Setup of job 8516:
==> flow/design.v <==
module alu(
    output[16 - 1:0] data_out,
	 output 							  valid_out,
	 output 							  cmd_out,
	 input [16 - 1:0] data_in,
	 input 							  valid_in,
	 input 							  cmd_in,
	 output 									 amm_read,
	 output[8 - 1:0] amm_address,
	 input [8 - 1:0] amm_readdata,
	 input 									 amm_waitrequest,
	 input[1:0] 							 amm_response,
	 input clk,
	 input rst_n
    );
	reg[2:0] state;
	reg[5:0] nof_operands; 				 
	reg[3:0] opcode; 						 
	reg[7:0] operand[0:63];				 
	reg error;								 
	reg[11:0] result;						 
	reg[5:0] last_index;					 
	reg[5:0] current_index;				 
	reg[5:0] nof;							 
	reg      first_indirect;			 
	reg[7:0] shiftop1, shiftop2;
	wire[1:0] mod = data_in[9:8];		 
	wire[7:0] operand_dir = data_in[7:0];
	wire[7:0] cur_address = operand[current_index];
	wire      bad_address = (cur_address > 'h0F && cur_address < 'h30) || (cur_address > 'h7F && cur_address < 'hA0);
	wire      payload_beat = valid_in && !cmd_in;
	always @(posedge clk) begin
		if(!rst_n) begin
			state <= 3'd0;
		end
		else begin
		case(state)
			3'd0: begin
						if(cmd_in == 1 && valid_in == 1) begin
							opcode <= data_in[11:8];
							nof_operands <= data_in[5:0];
							nof <= data_in[5:0];
							last_index <= 0;
							current_index <= 0;
							first_indirect <= 0;
							shiftop1 <= 0;
							shiftop2 <= 0;
							error <= 0;
							result <= (data_in[11:8] == 1) ? 12'hFFF : 12'h000;
							state <= 3'd1;
							if(data_in[5:0] == 0) begin
								error <= 1;
								state <= 3'd2;
							end
							if(data_in[5:0] != 1 && (data_in[11:8] == 4 || data_in[11:8] == 5 || data_in[11:8] == 6 || data_in[11:8] == 7)) begin
								error <= 1;
								state <= 3'd2;
							end
							if(data_in[5:0] != 2 && (data_in[11:8] == 8 || data_in[11:8] == 9))
								error <= 1;
						end
			end
			3'd1: begin
						if(payload_beat) begin
							if(mod == 2'b00) begin
								case(opcode)
									0: result <= result + operand_dir;
									1: result <= result & operand_dir;
									2:  result <= result | operand_dir;
									3: result <= result ^ operand_dir;
									4: result <= ~{4'b0, operand_dir};
									5: result <= operand_dir + 12'd1;
									6: result <= operand_dir - 12'd1;
									7: result <= ~{4'b0, operand_dir} + 12'd1;
									8, 9: begin
										if(nof == nof_operands) shiftop1 <= operand_dir;
										else shiftop2 <= operand_dir;
									end
									default: ;
								endcase
							end
							if(mod == 2'b01) begin
								operand[last_index] <= operand_dir;
								last_index <= last_index + 1;
								if(nof == nof_operands) first_indirect <= 1;
							end
							nof <= nof - 1;
							if(nof == 1) begin
								if(error || (last_index == 0 && mod != 2'b01))
									state <= 3'd2;
								else
									state <= 3'd4;
							end
						end
			end
			3'd4: begin
				if(bad_address) begin
					error <= 1;
					state <= 3'd2;
				end
				else if(amm_waitrequest == 0) begin
					if(amm_response != 2'b00) begin
						error <= 1;
						state <= 3'd2;
					end
					else begin
						current_index <= current_index + 1;
						case(opcode)
							0: result <= result + amm_readdata;
							1: result <= result & amm_readdata;
							2:  result <= result | amm_readdata;
							3: result <= result ^ amm_readdata;
							4: result <= ~{4'b0, amm_readdata};
							5: result <= amm_readdata + 12'd1;
							6: result <= amm_readdata - 12'd1;
							7: result <= ~{4'b0, amm_readdata} + 12'd1;
							8, 9: begin
								if(first_indirect && current_index == 0) shiftop1 <= amm_readdata;
								else shiftop2 <= amm_readdata;
							end
							default: ;
						endcase
						if(current_index + 1 == last_index)
							state <= 3'd2;
					end
				end
			end
			3'd2: state <= 3'd3;
			default: state <= 3'd0;
		endcase
		end
	end
	reg[16 - 1:0]  		reg_data_out;
	reg 							  		reg_valid_out;
	reg 							  		reg_cmd_out;
	reg[11:0]                     final_result;
	always @(*) begin
		final_result = result;
		if(opcode == 4 || opcode == 7)
			final_result = {4'b0, result[7:0]};
		if(opcode == 8)
			final_result = {4'b0, shiftop1} >> shiftop2;
		if(opcode == 9)
			final_result = {4'b0, shiftop1 << shiftop2};
		if(error == 1)
			final_result = 12'hBAD;
		reg_data_out = 0;
		reg_valid_out = 0;
		reg_cmd_out = 0;
		if(state == 3'd2) begin
			reg_data_out[4] = error;
			reg_data_out[3:0] = opcode;
			reg_valid_out = 1;
			reg_cmd_out = 1;
		end
		if(state == 3'd3) begin
			reg_data_out[11:0] = final_result;
			reg_valid_out = 1;
		end
	end
	assign data_out = reg_data_out;
	assign valid_out = reg_valid_out;
	assign cmd_out = reg_cmd_out;
	assign amm_address = cur_address;
	assign amm_read = (state == 3'd4) && !bad_address;
endmodule
Settings: LEC_CHECK=0, CAP_MARGIN=40, CELL_PAD_IN_SITES_DETAIL_PLACEMENT=1, CORE_ASPECT_RATIO=1.57, CORE_MARGIN=2, CORE_UTILIZATION=52, HOLD_SLACK_MARGIN=0.03, SETUP_SLACK_MARGIN=0.34, SLEW_MARGIN=25; clock period 10.0 ns.
run.sh (not shown) runs the stock make flow with config.mk's settings and CLKGATE_MAP_FILE=.
Job 8516 finished all stages; the layout is clean.
Input changes introduced in job 6619 (baseline for comparison: job 8516):
# job 8516
export LEC_CHECK = 0
export CAP_MARGIN = 40
export CELL_PAD_IN_SITES_DETAIL_PLACEMENT = 1
export CORE_ASPECT_RATIO = 1.57
export CORE_MARGIN = 2
export CORE_UTILIZATION = 52
export HOLD_SLACK_MARGIN = 0.03
export SETUP_SLACK_MARGIN = 0.34
export SLEW_MARGIN = 25
create_clock -name core_clock -period 10.0 [get_ports {clk}]
# job 6619
export LEC_CHECK = 0
export CAP_MARGIN = 20
export CORE_MARGIN = 2
export CORE_UTILIZATION = 22
export PLACE_DENSITY = 0.6
export SLEW_MARGIN = 20
create_clock -name core_clock -period 7.02 [get_ports {clk}]
### Flow results
- Diff job 8516 -> job 6619 | total power | up by more than a quarter
- Job 6619 against job 8516; non-clock buffer count is down by more than a quarter.
- Per the final summary, job 6619 finished and its layout is clean on timing, DRC and antenna.
- When job 6619 is set beside job 8516, its sequential power turns out to be 43% larger.
- Comparing the two runs side by side, job 6619 comes out behind job 8516 on register-to-register slack.
- Higher fraction of area in multi-input gates was reported by job 8516, not job 6619.
- Placement row count went up by more than 10% going from job 8516 to job 6619.
- Looking at share of total power in the clock network, job 6619 sits 3.4 points higher than job 8516 does.
Edits applied to the flow inputs when going from job 6619 to job 8845:
# job 6619
export LEC_CHECK = 0
export CAP_MARGIN = 20
export CORE_MARGIN = 2
export CORE_UTILIZATION = 22
export PLACE_DENSITY = 0.6
export SLEW_MARGIN = 20
create_clock -name core_clock -period 7.02 [get_ports {clk}]
# job 8845
export LEC_CHECK = 0
export ABC_AREA = 1
export CAP_MARGIN = 20
export CORE_MARGIN = 2
export CORE_UTILIZATION = 71
export CTS_CLUSTER_DIAMETER = 371
export CTS_CLUSTER_SIZE = 10
export PLACE_DENSITY = 0.6
export SETUP_SLACK_MARGIN = 0.72
export SLEW_MARGIN = 20
create_clock -name core_clock -period 3.95 [get_ports {clk}]
### Flow results
- Relative to job 6619, share of synthesized area spent on multiplexers has decreased by 14 points in job 8845.
- Both conditions hold for job 6619: the flow ran to the end and the final layout passed the timing, design-rule and antenna checks.
- [job 8845] flow finished | final checks: failed | reasons: negative setup slack
- For detailed-route wire length per cell, dividing the value from job 6619 by the value from job 8845 gives 0.65.
- Total number of tap cells: job 8845 vs job 6619 down 68%
- Delta (job 8845 minus job 6619): clock power up 88%; hold slack saw a decrease; power rose by 6900 uW; sequential share of layout area went down by 3.9 points.
- Overall global routing resource usage, job 6619 and job 8845, higher one = job 8845.
The inputs of job 3882 differ from those of job 8845 as listed below.
# job 8845
export LEC_CHECK = 0
export ABC_AREA = 1
export CAP_MARGIN = 20
export CORE_MARGIN = 2
export CORE_UTILIZATION = 71
export CTS_CLUSTER_DIAMETER = 371
export CTS_CLUSTER_SIZE = 10
export PLACE_DENSITY = 0.6
export SETUP_SLACK_MARGIN = 0.72
export SLEW_MARGIN = 20
create_clock -name core_clock -period 3.95 [get_ports {clk}]
# job 3882
export LEC_CHECK = 0
export CAP_MARGIN = 20
export CORE_MARGIN = 2
export CORE_UTILIZATION = 40
export PLACE_DENSITY = 0.6
export SLEW_MARGIN = 20
create_clock -name core_clock -period 10.0 [get_ports {clk}]
==> comparison <==
- Job 3882: full flow OK, the timing, design-rule and antenna checks passed
- Job 3882 ends up with higher horizontal die size than job 8845 does.
- Looking at post-synth area from yosys stat, job 3882 sits 500 um2 lower than job 8845 does.
- Taking job 8845 as the reference, in job 3882 least setup slack across all paths after layout went up; multi-input logic portion of the cell area now smaller.
- Of job 8845 and job 3882, the higher wire length the detailed router placed on met1 belongs to job 8845.
- Job 3882 packs its core more loosely than job 8845.
- Job 8845 has lower final hold slack than job 3882.
- Power per standard cell area down 59% in job 3882 wrt job 8845
- Multi-input logic area, job 8845 and job 3882: smaller value in job 3882
- All-layer global routing usage in job 3882 is 25 points below job 8845.
- A biggest combinational cell group after synthesis of multiplexers is what job 3882 shows, while simple AND/OR/NAND/NOR gates belongs to job 8845.

Setup of nickel:
RTL: the design.v shown in full above, as it stands there.
make LEC_CHECK=0 CAP_MARGIN=20 CORE_MARGIN=2 CORE_UTILIZATION=63 PLACE_DENSITY=0.6 SLEW_MARGIN=20 finish   # period 3.9 ns
nickel: complete, dirty (negative setup slack)
Here is what was changed in the inputs of lagoon compared with nickel.
- CTS_CLUSTER_SIZE newly set to 99
- ABC_AREA newly set to 1
- CORE_UTILIZATION changed from 63 to 72
- TNS_END_PERCENT newly set to 5
- SETUP_SLACK_MARGIN newly set to 0.34
- PLACE_DENSITY changed from 0.6 to 0.38
lagoon finished all stages; layout check result: FAIL, due to negative setup slack.
In terms of total non-filler cell area in the finished layout, lagoon and nickel differ only marginally.
Compared nickel against lagoon; final total power within noise.
Compared with nickel, lagoon shows a wire length of the first global-routing pass that is 21% higher.
lagoon against nickel: register fraction of the total cell area moved down; non-filler instance count after layout moved up; power density of the placed cells level; number of logic gates moved up.
The pre-CTS worst setup slack in lagoon sits 530 ps above the value recorded for nickel.
Of lagoon and nickel, the run reporting the lower shortest period the worst path allows was lagoon.
Cmp lagoon and nickel / final setup slack of the worst path / higher: lagoon
The following lists how raven was set up differently from lagoon:
- CTS_CLUSTER_DIAMETER now 100, previously not set
- PLACE_DENSITY_LB_ADDON now 0.07, previously not set
- PLACE_DENSITY no longer set, was 0.38
- ABC_AREA no longer set, was 1
- SETUP_SLACK_MARGIN no longer set, was 0.34
- CTS_CLUSTER_SIZE no longer set, was 99
- TNS_END_PERCENT no longer set, was 5
- the clock period (ns, I/O delays scaled along) now 3.91, was 3.9
[summary]
Ran to the end and failed final checks on negative setup slack: raven. Relative to lagoon, the total length of routed met2 wires of raven is higher by 1600 um. Taking lagoon as the reference, in raven clock insertion delay at the later pin of the skew report closely matched the old numbers, core utilization increased by 2.0 points relative to the old numbers. Going from lagoon to raven, synthesized chip area reported by yosys shows a reduction of about 1.9%, number of primary I/O pins shows no meaningful change, number of buffers and inverters on the critical path shows a reduction of 3, number of nets in the layout shows a reduction of 28%. On wire length after detailed routing: raven sits above lagoon. Per the comparison of raven with lagoon, share of total power in the clock network increased by 0.5 points relative to the old numbers, met1 global-route usage saw an increase.
Inputs modified between raven and indigo:
- PLACE_DENSITY_LB_ADDON: 0.07 -> unset
- ABC_AREA: unset -> 1
- PLACE_DENSITY: unset -> 0.6
- CTS_CLUSTER_DIAMETER: 100 -> unset
- CTS_CLUSTER_SIZE: unset -> 10
- the clock period (ns, I/O delays scaled along): 3.91 -> 3.95
Per the comparison of indigo with raven, switching part of the total lost 0.17 points, relative contribution of the clock network to total power rose 1.1 points, share of the cycle needed by the critical path after routing shows a reduction of 11 points, number of diodes has increased, power dissipated by switching net loads went down. raven vs indigo, cell with the largest stage delay on the worst path: sky130_fd_sc_hd__dfxtp_1 vs sky130_fd_sc_hd__dfxtp_4. The maximum level of the CTS H-tree of indigo exceeds that of raven by 1. indigo ran in full, but the layout does not pass; the checks complain about negative setup slack. Min number of different library cells in the post-synthesis netlist across indigo and raven: indigo.
For xenon, these inputs were changed with respect to indigo:
- clearing CTS_CLUSTER_SIZE, which used to be 10
- putting CORE_ASPECT_RATIO at 0.91 where nothing was set
- clearing ABC_AREA, which used to be 1
- swapping 3.95 for 7.64 in the clock period (ns, I/O delays scaled along)
### Flow results
Having completed the whole flow, xenon delivered a layout that passed the timing, design-rule and antenna checks.
xenon ends up with a met3 global-route usage that is 4.0 points lower than in indigo.
Relative to indigo, the maximum number of pins on one net before global-route repair measured on xenon has increased by a little under 10%.
Placement row count: xenon lower than indigo
xenon ended up with a lower cell area than indigo did.
Power is estimated from default activity; no workload was simulated.
